==> flow/design.v (excerpt) <==
module USER_PRJ1 #( parameter pADDR_WIDTH   = 12,
                   parameter pDATA_WIDTH   = 32
                 )
(
  output wire                        awready,
  output wire                        arready,
  output wire                        wready,
  output wire                        rvalid,
  output wire  [(pDATA_WIDTH-1) : 0] rdata,
  input  wire                        awvalid,
  input  wire                [11: 0] awaddr,
  input  wire                        arvalid,
  input  wire                [11: 0] araddr,
  input  wire                        wvalid,
  input  wire  [(pDATA_WIDTH-1) : 0] wdata,
  input  wire                        rready,
  input  wire                        ss_tvalid,
  input  wire  [(pDATA_WIDTH-1) : 0] ss_tdata,
  input  wire                        sm_tready,
  output wire                        ss_tready,
  output wire                        sm_tvalid,
  output wire  [(pDATA_WIDTH-1) : 0] sm_tdata,
  input  wire                        axi_clk,
  input  wire                        axi_reset_n
);
wire [3:0]  tap_WE;
wire        tap_EN;
wire [11:0] tap_A;
wire [31:0] tap_Di, tap_Do;
bram11 tap_ram(
    .clk(axi_clk),
    .we(|tap_WE),
    .re(tap_EN),
    .waddr(tap_A),
    .raddr(tap_A),
    .wdi(tap_Di),
    .rdo(tap_Do)
);
wire [3:0]  data_WE;
wire        data_EN;
wire [11:0] data_A;
wire [31:0] data_Di, data_Do;
bram11 data_ram(
    .clk(axi_clk),
    .we(|data_WE),
    .re(data_EN),
    .waddr(data_A),
    .raddr(data_A),
    .wdi(data_Di),
    .rdo(data_Do)
);
fir inst_fir(
    .awready(awready),
    .wready(wready),
    .awvalid(awvalid),
    .awaddr(awaddr),
    .wvalid(wvalid),
    .wdata(wdata),
    .arready(arready),
    .rready(rready),
    .arvalid(arvalid),
    .araddr(araddr),
    .rvalid(rvalid),
    .rdata(rdata),    
    .ss_tvalid(ss_tvalid), 
    .ss_tdata(ss_tdata), 
    .ss_tlast(1'b0),
  ...
clock: 4.77 ns
lec_check: 0
abc_area: 1
cap_margin: 35
core_margin: 2
core_utilization: 72
cts_cluster_diameter: 53
cts_cluster_size: 10
place_density: 0.4
slew_margin: 20
tns_end_percent: 5
run.sh (not shown) runs the stock make flow with config.mk's settings and CLKGATE_MAP_FILE=.
The starting point reached the layout checks and failed them: negative setup slack.
Then changed:
Settings changed: ABC_AREA 1 to unset, CAP_MARGIN 35 to 20, CTS_CLUSTER_DIAMETER 53 to unset, CTS_CLUSTER_SIZE 10 to unset, PLACE_DENSITY 0.4 to 0.65, SETUP_SLACK_MARGIN set to 1.14, TNS_END_PERCENT 5 to unset.
Clock period 4.77 ns to 6.44 ns, I/O delays scaled along.
The changed run finished but fails on negative setup slack.
Non-clock buffer count decreases by 54.
Clock-buffer cell count decreases by 42.
Then changed:
Settings changed: ABC_AREA set to 1, CTS_CLUSTER_SIZE set to 90, PLACE_DENSITY 0.65 to unset, PLACE_DENSITY_LB_ADDON set to 0.2, SETUP_SLACK_MARGIN 1.14 to unset.
Clock period 6.44 ns to 4.77 ns, I/O delays scaled along.
The new run finished with negative setup slack left; first-iteration DRC count is higher by about 90%; die size is higher by 5.1%; worst setup slack gets worse by 1.6 ns; global-route usage is higher by 4.3 points; critical path depth does not change; cell count is higher by 31%.
Then changed:
Settings changed: ABC_AREA 1 to unset, CTS_CLUSTER_SIZE 90 to unset, PLACE_DENSITY set to 0.4, PLACE_DENSITY_LB_ADDON 0.2 to unset.
Clock period 4.77 ns to 5.61 ns, I/O delays scaled along.
Result: The new run finished but failed the layout checks on negative setup slack; sequential share of layout area increases by 2.7 points; routed wire length decreases by 18%; synthesized area decreases by 4.9%; design area decreases by 6.5%.


wip/cedar:
Starting RTL as in the previous note.
Settings: LEC_CHECK=0, CAP_MARGIN=20, CORE_MARGIN=2, CORE_UTILIZATION=65, CTS_CLUSTER_DIAMETER=45, HOLD_SLACK_MARGIN=-0.09, MAX_ROUTING_LAYER=met4, SETUP_SLACK_MARGIN=2.82, SLEW_MARGIN=20, TNS_END_PERCENT=5; clock period 10.2 ns.
wip/cedar went all the way through the flow, and no timing, DRC or antenna check failed.
Inputs modified between wip/cedar and wip/amber:
- CTS_CLUSTER_DIAMETER no longer set, was 45
- PLACE_DENSITY_LB_ADDON now 0.2, previously not set
- CTS_CLUSTER_SIZE now 44, previously not set
- ABC_AREA now 1, previously not set
- HOLD_SLACK_MARGIN no longer set, was -0.09
- MAX_ROUTING_LAYER no longer set, was met4
- SETUP_SLACK_MARGIN no longer set, was 2.82
- CORE_UTILIZATION now 72, was 65
- TNS_END_PERCENT no longer set, was 5
- the clock period (ns, I/O delays scaled along) now 4.86, was 10.2
### Flow results
wip/amber vs wip/cedar — cell area after placement climbed by more than 10%. Of wip/amber and wip/cedar, the higher clock network area share belongs to wip/cedar. Final max-slew violation count: wip/amber vs wip/cedar identical. Going from wip/cedar to wip/amber, the final cell count without fillers was found to have gone up by 1704. In wip/amber the implementation completed, yet the final layout does not meet the checks, the culprit being setup timing.
Setup changes, wip/amber to wip/ember
- ABC_AREA no longer set, was 1
- PLACE_DENSITY_LB_ADDON no longer set, was 0.2
- CTS_CLUSTER_SIZE now 37, was 44
- PLACE_DENSITY now 0.65, previously not set
- SETUP_SLACK_MARGIN now -0.49, previously not set
- the clock period (ns, I/O delays scaled along) now 4.87, was 4.86
Results
From the logs: wip/ember reached the end of the flow and failed the layout checks with setup timing. Cell area was lower in the run labelled wip/ember. Compared with wip/amber, wip/ember degrades setup slack. Maximum achievable frequency of wip/ember falls short of that of wip/amber by a little under 10%. Global-route track usage on met1 in wip/ember vs wip/amber: down 2.7 points.
#### Input delta (wip/indigo over wip/ember)
- a deleted CTS_CLUSTER_SIZE that had been 37
- a change of SETUP_SLACK_MARGIN from -0.49 to 1.69
- a change of CORE_UTILIZATION from 72 to 56
- a deleted PLACE_DENSITY that had been 0.65
- a change of the clock period (ns, I/O delays scaled along) from 4.87 to 6.36
## What came out
- In wip/indigo the implementation ran to completion but is not tape-out ready, as the final checks report setup timing.
- Changes observed in wip/indigo relative to wip/ember: clock-pin slew reported for the worst setup and hold paths after clock tree synthesis essentially unchanged; peak clock frequency supported by timing grew by 1.6%; worst slack at placement climbed 1.45 ns; number of non-clock buffers saw an increase.
Relative to wip/indigo, the following input files were edited for wip/umber:
- SETUP_SLACK_MARGIN changed from 1.69 to 2.82
- the clock period (ns, I/O delays scaled along) changed from 6.36 to 10.2
--- outcome ---
- Both conditions hold for wip/umber: the flow ran to the end and the final layout passed the timing, design-rule and antenna checks.
- From wip/indigo to wip/umber the numbers moved as follows: portion of the clock cycle consumed by the worst path in the final layout has decreased, number of global-route vias before repair higher, final cell count without fillers fell 234, wire length of the first global-routing pass now sits higher.
- Comparing wip/indigo and wip/umber, headroom to the max-slew limit is lower on wip/umber.
- Re count of max-cap constraint violations: no difference whatsoever between wip/indigo and wip/umber.
Relative to wip/umber, the following input files were edited for wip/violet:
- a change of CORE_UTILIZATION from 56 to 72
- an added TNS_END_PERCENT of 5
- an added ABC_AREA of 1
- a deleted SETUP_SLACK_MARGIN that had been 2.82
- an added PLACE_DENSITY of 0.4
- a change of the clock period (ns, I/O delays scaled along) from 10.2 to 4.77
### Flow results
What wip/umber reported for fmax has to be multiplied by 1.08 to get the figure for wip/violet.
Sort wip/umber and wip/violet by number of failing setup endpoints in the final timing report asc -> top: wip/umber
Having completed the whole flow, wip/umber delivered a layout that passed the timing, design-rule and antenna checks.
To summarise wip/violet: no stage aborted, but the layout did not pass its checks, failing on setup timing.
The final reports for wip/violet and wip/umber show global routing usage summed across all routing layers higher in the former.
For global-route wire length before repair, dividing the value from wip/violet by the value from wip/umber gives 1.12.


== trial 10 ==
Starting RTL as in the previous note.
Settings: LEC_CHECK=0, CAP_MARGIN=20, CELL_PAD_IN_SITES_DETAIL_PLACEMENT=2, CELL_PAD_IN_SITES_GLOBAL_PLACEMENT=3, CORE_ASPECT_RATIO=0.6, CORE_MARGIN=2, CORE_UTILIZATION=40, CTS_CLUSTER_DIAMETER=316, GPL_ROUTABILITY_DRIVEN=1, HOLD_SLACK_MARGIN=0.16, MAX_ROUTING_LAYER=met5, SLEW_MARGIN=15, TNS_END_PERCENT=90; clock period 7.79 ns.
Inputs modified between trial 10 and build 92:
Settings: HOLD_SLACK_MARGIN no longer set, was 0.16; CELL_PAD_IN_SITES_GLOBAL_PLACEMENT no longer set, was 3; CELL_PAD_IN_SITES_DETAIL_PLACEMENT no longer set, was 2; GPL_ROUTABILITY_DRIVEN no longer set, was 1; CTS_CLUSTER_DIAMETER no longer set, was 316; CORE_ASPECT_RATIO no longer set, was 0.6; TNS_END_PERCENT no longer set, was 90; MAX_ROUTING_LAYER no longer set, was met5; SLEW_MARGIN now 20, was 15; the clock period (ns, I/O delays scaled along) now 8.59, was 7.79.
Results
- Against trial 10, build 92 reports a fraction of the cycle the final worst path needs that is lower.
- Build 92 vs. trial 10: number of vias per cell after detailed routing went down by 3.6%.
- Looking at post-route cell area, build 92 sits below trial 10.


USER_PRJ1 again, from the RTL that the note above started with.
Settings: LEC_CHECK=0, CAP_MARGIN=20, CELL_PAD_IN_SITES_DETAIL_PLACEMENT=1, CELL_PAD_IN_SITES_GLOBAL_PLACEMENT=2, CORE_MARGIN=2, CORE_UTILIZATION=30, CTS_CLUSTER_SIZE=20, GPL_ROUTABILITY_DRIVEN=0, MAX_ROUTING_LAYER=met5, MIN_ROUTING_LAYER=met1, PLACE_DENSITY_LB_ADDON=0.15, SLEW_MARGIN=20, TNS_END_PERCENT=10; clock period 5.48 ns.
The first run ran to the end with violations: setup timing.
Edit:
Settings changed: ABC_AREA from default to 1, CELL_PAD_IN_SITES_DETAIL_PLACEMENT 1 to default, CELL_PAD_IN_SITES_GLOBAL_PLACEMENT 2 to default, CORE_UTILIZATION 30 to 51, CTS_CLUSTER_SIZE 20 to default, GPL_ROUTABILITY_DRIVEN 0 to default, MAX_ROUTING_LAYER met5 to default, MIN_ROUTING_LAYER met1 to default, PLACE_DENSITY_LB_ADDON 0.15 to default.
Clock period 5.48 ns to 5.78 ns, I/O delays scaled along.
The changed run completed, yet does not pass: setup timing; non-clock buffer count went up by 36; sequential share of layout area went down by 1.1 points; synthesized cell count went up by well over a third.
Edit:
Settings changed: ABC_AREA 1 to default, CORE_UTILIZATION 51 to 72, TNS_END_PERCENT 10 to default.
Clock period 5.78 ns to 6.84 ns, I/O delays scaled along.
After rerunning: The new run produced a layout that fails on setup timing; maximum frequency shrinks by a little under a tenth; synthesized area shrinks by a few percent; final area shrinks by a little under a tenth.
Edit:
Settings changed: CTS_CLUSTER_SIZE from default to 43, PLACE_DENSITY from default to 0.66, SETUP_SLACK_MARGIN from default to 1.72.
Clock period 6.84 ns to 5.99 ns, I/O delays scaled along.
After rerunning:
- The changed run reached the layout checks and failed them: setup timing
- synthesized area does not change
- clock skew grows by 0.020 ns
- sequential share of layout area shrinks by 1.7 points
- design area grows by 4.2%
- global-route usage grows by 4.3 points
- synthesized cell count stays the same
